// fp_adder_top
module fp_adder_top (
    input  logic        clk,
    input  logic        rst,
    input  logic        start,
    input  logic [31:0] operand_normalized_ieee_a,
    input  logic [31:0] operand_normalized_ieee_b,
    input  logic        op,
    output logic [31:0] final_sum,
    output logic        finish,
    output logic        zero,
    output logic        overflow,
    output logic        underflow
);
Size in the first run: about 100 flip-flops, roughly 31,000 um^2 of cells after synthesis.
Settings: LEC_CHECK=0, CAP_MARGIN=20, CORE_MARGIN=2, CORE_UTILIZATION=72, CTS_CLUSTER_DIAMETER=27, CTS_CLUSTER_SIZE=14, HOLD_SLACK_MARGIN=-0.08, PLACE_DENSITY_LB_ADDON=0.29, SETUP_SLACK_MARGIN=-1.6, SLEW_MARGIN=20, TNS_END_PERCENT=30; clock period 21.4 ns.
run.sh (not shown) runs the stock make flow with config.mk's settings and CLKGATE_MAP_FILE=.
The first run ended with an error in 3_5_place_dp (DPL-0038).
Then changed:
- CORE_UTILIZATION: 72 -> 40
- CTS_CLUSTER_DIAMETER: 27 -> not set
- CTS_CLUSTER_SIZE: 14 -> not set
- HOLD_SLACK_MARGIN: -0.08 -> not set
- PLACE_DENSITY_LB_ADDON: 0.29 -> not set
- SETUP_SLACK_MARGIN: -1.6 -> not set
- TNS_END_PERCENT: 30 -> not set
- clock period: 21.4 -> 38.9 ns (I/O delays scaled with it)
Outcome: Now the flow produced a clean layout; die area rises by 78%; area after synthesis does not change; synthesized cell count does not change.
Then changed:
- CELL_PAD_IN_SITES_GLOBAL_PLACEMENT: not set -> 3
- CTS_CLUSTER_DIAMETER: not set -> 395
- CTS_CLUSTER_SIZE: not set -> 99
- SLEW_MARGIN: 20 -> 0
- clock period: 38.9 -> 40.0 ns (I/O delays scaled with it)
=>
- sequential share of layout area hardly moves
- cell count drops by 0.42%
- synthesized cell count is unchanged
- design area drops by 1.4%
- core utilization goes down by 0.66 points
Then changed:
- ABC_AREA: not set -> 1
- CELL_PAD_IN_SITES_GLOBAL_PLACEMENT: 3 -> not set
- CORE_ASPECT_RATIO: not set -> 1.14
- CTS_CLUSTER_DIAMETER: 395 -> not set
- CTS_CLUSTER_SIZE: 99 -> not set
- GPL_TIMING_DRIVEN: not set -> 1
- MIN_ROUTING_LAYER: not set -> met1
- SETUP_SLACK_MARGIN: not set -> 4.79
- SLEW_MARGIN: 0 -> 20
The new run finished clean.
Critical path depth increases by 62.
Via count came out lower by about 10%.
Wire length goes down by about 26%.

========
Setup of maple:
fp_adder_top again, from the RTL that the note above started with.
// fp_adder_top
module fp_adder_top (
    input  logic        clk,
    input  logic        rst,
    input  logic        start,
    input  logic [31:0] operand_normalized_ieee_a,
    input  logic [31:0] operand_normalized_ieee_b,
    input  logic        op,
    output logic [31:0] final_sum,
    output logic        finish,
    output logic        zero,
    output logic        overflow,
    output logic        underflow
);
  logic [31:0] a_q, b_q;
  logic        op_q, valid_q;
  logic [31:0] sum_d;
  logic        zero_d, overflow_d, underflow_d;
  always_ff @(posedge clk) begin
    a_q  <= operand_normalized_ieee_a;
    b_q  <= operand_normalized_ieee_b;
    op_q <= op;
    if (rst) valid_q <= 1'b0;
    else     valid_q <= start;
  end
  adder_floating_point u_add (
      .operand_normalized_ieee_a(a_q),
      .operand_normalized_ieee_b(b_q),
      .final_sum(sum_d),
      .zero(zero_d),
      .overflow(overflow_d),
      .underflow(underflow_d),
      .op(op_q)
  );
  always_ff @(posedge clk) begin
    final_sum <= sum_d;
    zero      <= zero_d;
    overflow  <= overflow_d;
    underflow <= underflow_d;
    if (rst) finish <= 1'b0;
    else     finish <= valid_q;
  end
endmodule
clock: 59.1 ns
lec_check: 0
abc_area: 1
cap_margin: 20
cell_pad_in_sites_global_placement: 1
core_aspect_ratio: 1.18
core_margin: 8
core_utilization: 15
gpl_routability_driven: 1
gpl_timing_driven: 0
place_density: 0.89
setup_slack_margin: 5.0
slew_margin: 5
tns_end_percent: 25
[inputs] tundra vs maple
# maple
export LEC_CHECK = 0
export ABC_AREA = 1
export CAP_MARGIN = 20
export CELL_PAD_IN_SITES_GLOBAL_PLACEMENT = 1
export CORE_ASPECT_RATIO = 1.18
export CORE_MARGIN = 8
export CORE_UTILIZATION = 15
export GPL_ROUTABILITY_DRIVEN = 1
export GPL_TIMING_DRIVEN = 0
export PLACE_DENSITY = 0.89
export SETUP_SLACK_MARGIN = 5.0
export SLEW_MARGIN = 5
export TNS_END_PERCENT = 25
create_clock -name core_clock -period 59.1 [get_ports {clk}]
# tundra
export LEC_CHECK = 0
export ABC_AREA = 1
export CAP_MARGIN = 20
export CORE_ASPECT_RATIO = 1.14
export CORE_MARGIN = 2
export CORE_UTILIZATION = 40
export SLEW_MARGIN = 20
create_clock -name core_clock -period 40.0 [get_ports {clk}]
Notes after the runs:
Cmp tundra vs maple: met1 track demand over resource higher in tundra. Shortest clock period the worst path allows after layout in tundra is 1.05 ns higher than in maple. Compared with maple, in tundra cell count along the critical path now sits lower; row count now sits lower. Compared with maple, in tundra sequential share of layout area now sits higher; fraction of area in clock buffers and inverters ~0 delta; post-route core utilization higher.
[inputs] harbor vs tundra
# tundra
export LEC_CHECK = 0
export ABC_AREA = 1
export CAP_MARGIN = 20
export CORE_ASPECT_RATIO = 1.14
export CORE_MARGIN = 2
export CORE_UTILIZATION = 40
export SLEW_MARGIN = 20
create_clock -name core_clock -period 40.0 [get_ports {clk}]
# harbor
export LEC_CHECK = 0
export ABC_AREA = 1
export CAP_MARGIN = 20
export CELL_PAD_IN_SITES_GLOBAL_PLACEMENT = 2
export CORE_ASPECT_RATIO = 1.14
export CORE_MARGIN = 2
export CORE_UTILIZATION = 40
export CTS_CLUSTER_DIAMETER = 319
export GPL_ROUTABILITY_DRIVEN = 1
export GPL_TIMING_DRIVEN = 1
export HOLD_SLACK_MARGIN = 0.12
export MIN_ROUTING_LAYER = met1
export SETUP_SLACK_MARGIN = 4.79
export SLEW_MARGIN = 20
create_clock -name core_clock -period 40.0 [get_ports {clk}]
### Flow results
- harbor reports its launching instance or port of the critical path as a_q[23] while tundra reports a_q[29].
- Diff tundra -> harbor: sequential share of layout area went down by 0.27 points; net total in the final layout went up by 86; synthesis-to-finish area growth went up by 4.3 points; final setup violation count was more or less identical; total routed wirelength went up by 9.6%.
For zinc, these inputs were changed with respect to harbor:
# harbor
export LEC_CHECK = 0
export ABC_AREA = 1
export CAP_MARGIN = 20
export CELL_PAD_IN_SITES_GLOBAL_PLACEMENT = 2
export CORE_ASPECT_RATIO = 1.14
export CORE_MARGIN = 2
export CORE_UTILIZATION = 40
export CTS_CLUSTER_DIAMETER = 319
export GPL_ROUTABILITY_DRIVEN = 1
export GPL_TIMING_DRIVEN = 1
export HOLD_SLACK_MARGIN = 0.12
export MIN_ROUTING_LAYER = met1
export SETUP_SLACK_MARGIN = 4.79
export SLEW_MARGIN = 20
create_clock -name core_clock -period 40.0 [get_ports {clk}]
# zinc
export LEC_CHECK = 0
export ABC_AREA = 1
export CAP_MARGIN = 20
export CORE_ASPECT_RATIO = 0.5
export CORE_MARGIN = 2
export CORE_UTILIZATION = 72
export CTS_CLUSTER_DIAMETER = 298
export CTS_CLUSTER_SIZE = 100
export SETUP_SLACK_MARGIN = 4.78
export SLEW_MARGIN = 20
create_clock -name core_clock -period 15.9 [get_ports {clk}]
- For zinc, the flow was terminated by a tool error in 3_5_place_dp and produced no final design.
- Reported for harbor and zinc, post-synthesis chip area from yosys turned out identical to the last digit.
- The lower number of rows in the core area of harbor and zinc is in zinc.
- As far as mapped cell area goes, harbor and zinc are indistinguishable; the numbers are identical.
- Reported for harbor and zinc, synthesis-stage register bit count turned out identical to the last digit.
- Xor and xnor fraction of the mapped netlist area came out exactly the same in harbor and zinc.
- Comparing harbor against zinc, there is no change at all in simple-gate share of the synthesized area.
- On global placer's final weighted congestion: between harbor and zinc, it ends up higher for zinc.
- zinc vs harbor: total die size down in zinc
- Placeable core region (zinc / harbor): 0.56
#### Input delta (indigo over zinc)
# zinc
export LEC_CHECK = 0
export ABC_AREA = 1
export CAP_MARGIN = 20
export CORE_ASPECT_RATIO = 0.5
export CORE_MARGIN = 2
export CORE_UTILIZATION = 72
export CTS_CLUSTER_DIAMETER = 298
export CTS_CLUSTER_SIZE = 100
export SETUP_SLACK_MARGIN = 4.78
export SLEW_MARGIN = 20
create_clock -name core_clock -period 15.9 [get_ports {clk}]
# indigo
export LEC_CHECK = 0
export CAP_MARGIN = 20
export CORE_MARGIN = 2
export CORE_UTILIZATION = 69
export CTS_CLUSTER_DIAMETER = 166
export CTS_CLUSTER_SIZE = 96
export PLACE_DENSITY = 0.37
export SLEW_MARGIN = 20
export TNS_END_PERCENT = 10
create_clock -name core_clock -period 41.9 [get_ports {clk}]
Results
Across zinc and indigo, a clean result was obtained everywhere but in zinc. The flow ended early for zinc: it failed with a tool error in 3_5_place_dp. The die boundary height in indigo was higher than what zinc gave. Taking zinc as the reference point, the synthesized cell count of indigo falls by 830. Delta (indigo minus zinc): full die area moved up, core outline area moved up.
Inputs modified between indigo and garnet:
# indigo
export LEC_CHECK = 0
export CAP_MARGIN = 20
export CORE_MARGIN = 2
export CORE_UTILIZATION = 69
export CTS_CLUSTER_DIAMETER = 166
export CTS_CLUSTER_SIZE = 96
export PLACE_DENSITY = 0.37
export SLEW_MARGIN = 20
export TNS_END_PERCENT = 10
create_clock -name core_clock -period 41.9 [get_ports {clk}]
# garnet
export LEC_CHECK = 0
export CAP_MARGIN = 20
export CORE_MARGIN = 2
export CORE_UTILIZATION = 50
export SETUP_SLACK_MARGIN = 5.0
export SLEW_MARGIN = 20
create_clock -name core_clock -period 21.6 [get_ports {clk}]
### Flow results
garnet ran in full, but the layout does not pass; the checks complain about negative setup slack. garnet vs. indigo: cell count climbed about 36%, logic depth of the worst register-to-register path climbed 2.2%, final tally of setup violations climbed 34, full die area climbed 37%, total routed wirelength climbed 39,000 um. garnet vs indigo: total met3 wirelength after detailed routing up by more than a quarter.

========
fp_adder_top again, from the RTL that the note above started with.
clock: 36.2 ns
lec_check: 0
abc_area: 0
cap_margin: 25
cell_pad_in_sites_detail_placement: 2
cell_pad_in_sites_global_placement: 0
core_aspect_ratio: 1.99
core_margin: 5
core_utilization: 46
cts_cluster_size: 12
gpl_routability_driven: 0
max_routing_layer: met4
place_density: 0.42
slew_margin: 20
The starting point died in detailed placement on DPL-0033.
Then changed:
ABC_AREA = 1   (was 0)
CAP_MARGIN = 40   (was 25)
CELL_PAD_IN_SITES_DETAIL_PLACEMENT = default   (was 2)
CORE_ASPECT_RATIO = default   (was 1.99)
CORE_MARGIN = 2   (was 5)
CORE_UTILIZATION = 72   (was 46)
CTS_CLUSTER_DIAMETER = 94   (was default)
CTS_CLUSTER_SIZE = 13   (was 12)
MAX_ROUTING_LAYER = default   (was met4)
PLACE_DENSITY = 0.4   (was 0.42)
SETUP_SLACK_MARGIN = 3.1   (was default)
clock period = 22.8 ns   (was 36.2 ns; I/O delays follow)
Result:
- The new run died in detailed placement
- synthesized cell count grows by about a fifth
- die size fell by well over a third
- area after synthesis decreases by roughly a tenth
Then changed:
CAP_MARGIN = 25   (was 40)
CORE_UTILIZATION = 32   (was 72)
CTS_CLUSTER_DIAMETER = default   (was 94)
CTS_CLUSTER_SIZE = 12   (was 13)
GPL_ROUTABILITY_DRIVEN = default   (was 0)
PLACE_DENSITY = 0.42   (was 0.4)
SETUP_SLACK_MARGIN = default   (was 3.1)
clock period = 60.9 ns   (was 22.8 ns; I/O delays follow)
Result:
- The changed run completed without violations
- area after synthesis is unchanged
- die area rose by 120%
- synthesized cell count stays the same
Then changed:
ABC_AREA = 0   (was 1)
CORE_UTILIZATION = 58   (was 32)
TNS_END_PERCENT = 5   (was default)
After rerunning: Utilization went up by 27 points; count of clock-buffer cells in the layout does not change; wire length went up by a few percent; via count went up by roughly a tenth; sequential cell count is unchanged.

========
== build 76 ==
Starting RTL as in the previous note.
export LEC_CHECK = 0
export ABC_AREA = 1
export CAP_MARGIN = 0
export CORE_ASPECT_RATIO = 0.5
export CORE_MARGIN = 2
export CORE_UTILIZATION = 72
export CTS_CLUSTER_DIAMETER = 298
export CTS_CLUSTER_SIZE = 14
export PLACE_DENSITY_LB_ADDON = 0.19
export SETUP_SLACK_MARGIN = 4.78
export SLEW_MARGIN = 20
create_clock -name core_clock -period 15.9 [get_ports {clk}]
Tool error DPL-0038 stopped build 76 during 3_5_place_dp; no final results.
Modified inputs, build 7 compared to build 76
==> flow/config.mk <==
export PLATFORM = sky130hd
export DESIGN_NAME = fp_adder_top
export DESIGN_NICKNAME = fp_adder_top
export VERILOG_FILES = /design/flow/design.v
export SDC_FILE = /design/flow/constraint.sdc
export NUM_CORES = 4
export LEC_CHECK = 0
export CAP_MARGIN = 20
export CORE_MARGIN = 2
export CORE_UTILIZATION = 58
export SLEW_MARGIN = 20
==> flow/constraint.sdc <==
create_clock -name core_clock -period 21.6 [get_ports {clk}]
set_input_delay 4.3200 -clock core_clock [delete_from_list [all_inputs] [get_ports {clk}]]
set_output_delay 4.3200 -clock core_clock [all_outputs]
set_load 0.01 [all_outputs]
Notes after the runs:
Build 7: pre-placement core utilization is 14 points lower than what build 76 reported.
Build 7 did not finish; a tool error ended it in 5_1_grt.
Going from build 76 to build 7, portion of the post-synthesis area used by sequential elements lost 0.89 points; die area picked up an extra 40%.
Taking build 76 over build 7, the chip area estimate from yosys synthesis ratio works out to 0.881.
--- input diff build 7..build 98 ---
-- flow/config.mk --
<<< build 7, line 7
export LEC_CHECK = 0
export CAP_MARGIN = 20
export CORE_MARGIN = 2
export CORE_UTILIZATION = 58
export SLEW_MARGIN = 20
>>> build 98, line 7
export LEC_CHECK = 0
export ABC_AREA = 1
export CAP_MARGIN = 20
export CORE_MARGIN = 2
export CORE_UTILIZATION = 68
export CTS_CLUSTER_DIAMETER = 225
export CTS_CLUSTER_SIZE = 73
export MAX_ROUTING_LAYER = met4
export SETUP_SLACK_MARGIN = -2.0
export SLEW_MARGIN = 20
==> flow/constraint.sdc <==
create_clock -name core_clock -period 34.8 [get_ports {clk}]
set_input_delay 6.9600 -clock core_clock [delete_from_list [all_inputs] [get_ports {clk}]]
set_output_delay 6.9600 -clock core_clock [all_outputs]
set_load 0.01 [all_outputs]
==> results <==
Build 98 finished every stage and its layout cleared the timing, DRC and antenna checks.
Build 98 against build 7: half-perimeter wire length after detailed placement now sits lower; adder and majority gate portion of the synthesized area has increased.
Build 98 vs. build 7: routability congestion estimate increased 4.6%; number of placed cells counting well taps decreased 14%; area after synthesis decreased 12%.
Build 98 vs build 7 on fraction of synthesized cell area in xor and xnor cells: build 98 is the lower one.
Inputs modified between build 98 and build 18:
==> flow/config.mk <==
export PLATFORM = sky130hd
export DESIGN_NAME = fp_adder_top
export DESIGN_NICKNAME = fp_adder_top
export VERILOG_FILES = /design/flow/design.v
export SDC_FILE = /design/flow/constraint.sdc
export NUM_CORES = 4
export LEC_CHECK = 0
export CAP_MARGIN = 20
export CORE_MARGIN = 2
export CORE_UTILIZATION = 72
export CTS_CLUSTER_DIAMETER = 358
export CTS_CLUSTER_SIZE = 14
export HOLD_SLACK_MARGIN = -0.08
export PLACE_DENSITY_LB_ADDON = 0.29
export SETUP_SLACK_MARGIN = -2.0
export SLEW_MARGIN = 20
export TNS_END_PERCENT = 30
==> flow/constraint.sdc <==
create_clock -name core_clock -period 21.4 [get_ports {clk}]
set_input_delay 4.2800 -clock core_clock [delete_from_list [all_inputs] [get_ports {clk}]]
set_output_delay 4.2800 -clock core_clock [all_outputs]
set_load 0.01 [all_outputs]
==> comparison <==
Build 18 failed in 3_5_place_dp with DPL-0038.
Build 18 ended with more compound-cell area share of the yosys netlist than build 98.
Die: build 18 bigger than build 98
Build 18 vs build 98: vertical die dimension up by a few percent
[compare] base=build 98 new=build 18: post-synthesis average cell area went up by about 35%, initial core utilization went up by 4.6 points.
Lower synthesized net count goes to build 18 over build 98.
Re total cell area reported by yosys after synthesis: build 18 is 13% up on build 98.
Delta(mux cell area share after synthesis, build 18 - build 98) > 0
Comparing build 98 and build 18, the lower xor-xnor portion of the synthesized cell area was measured on build 98.
Build 18 vs. build 98: count of cell types in the netlist increased about 180%, synthesized netlist cell count went down.
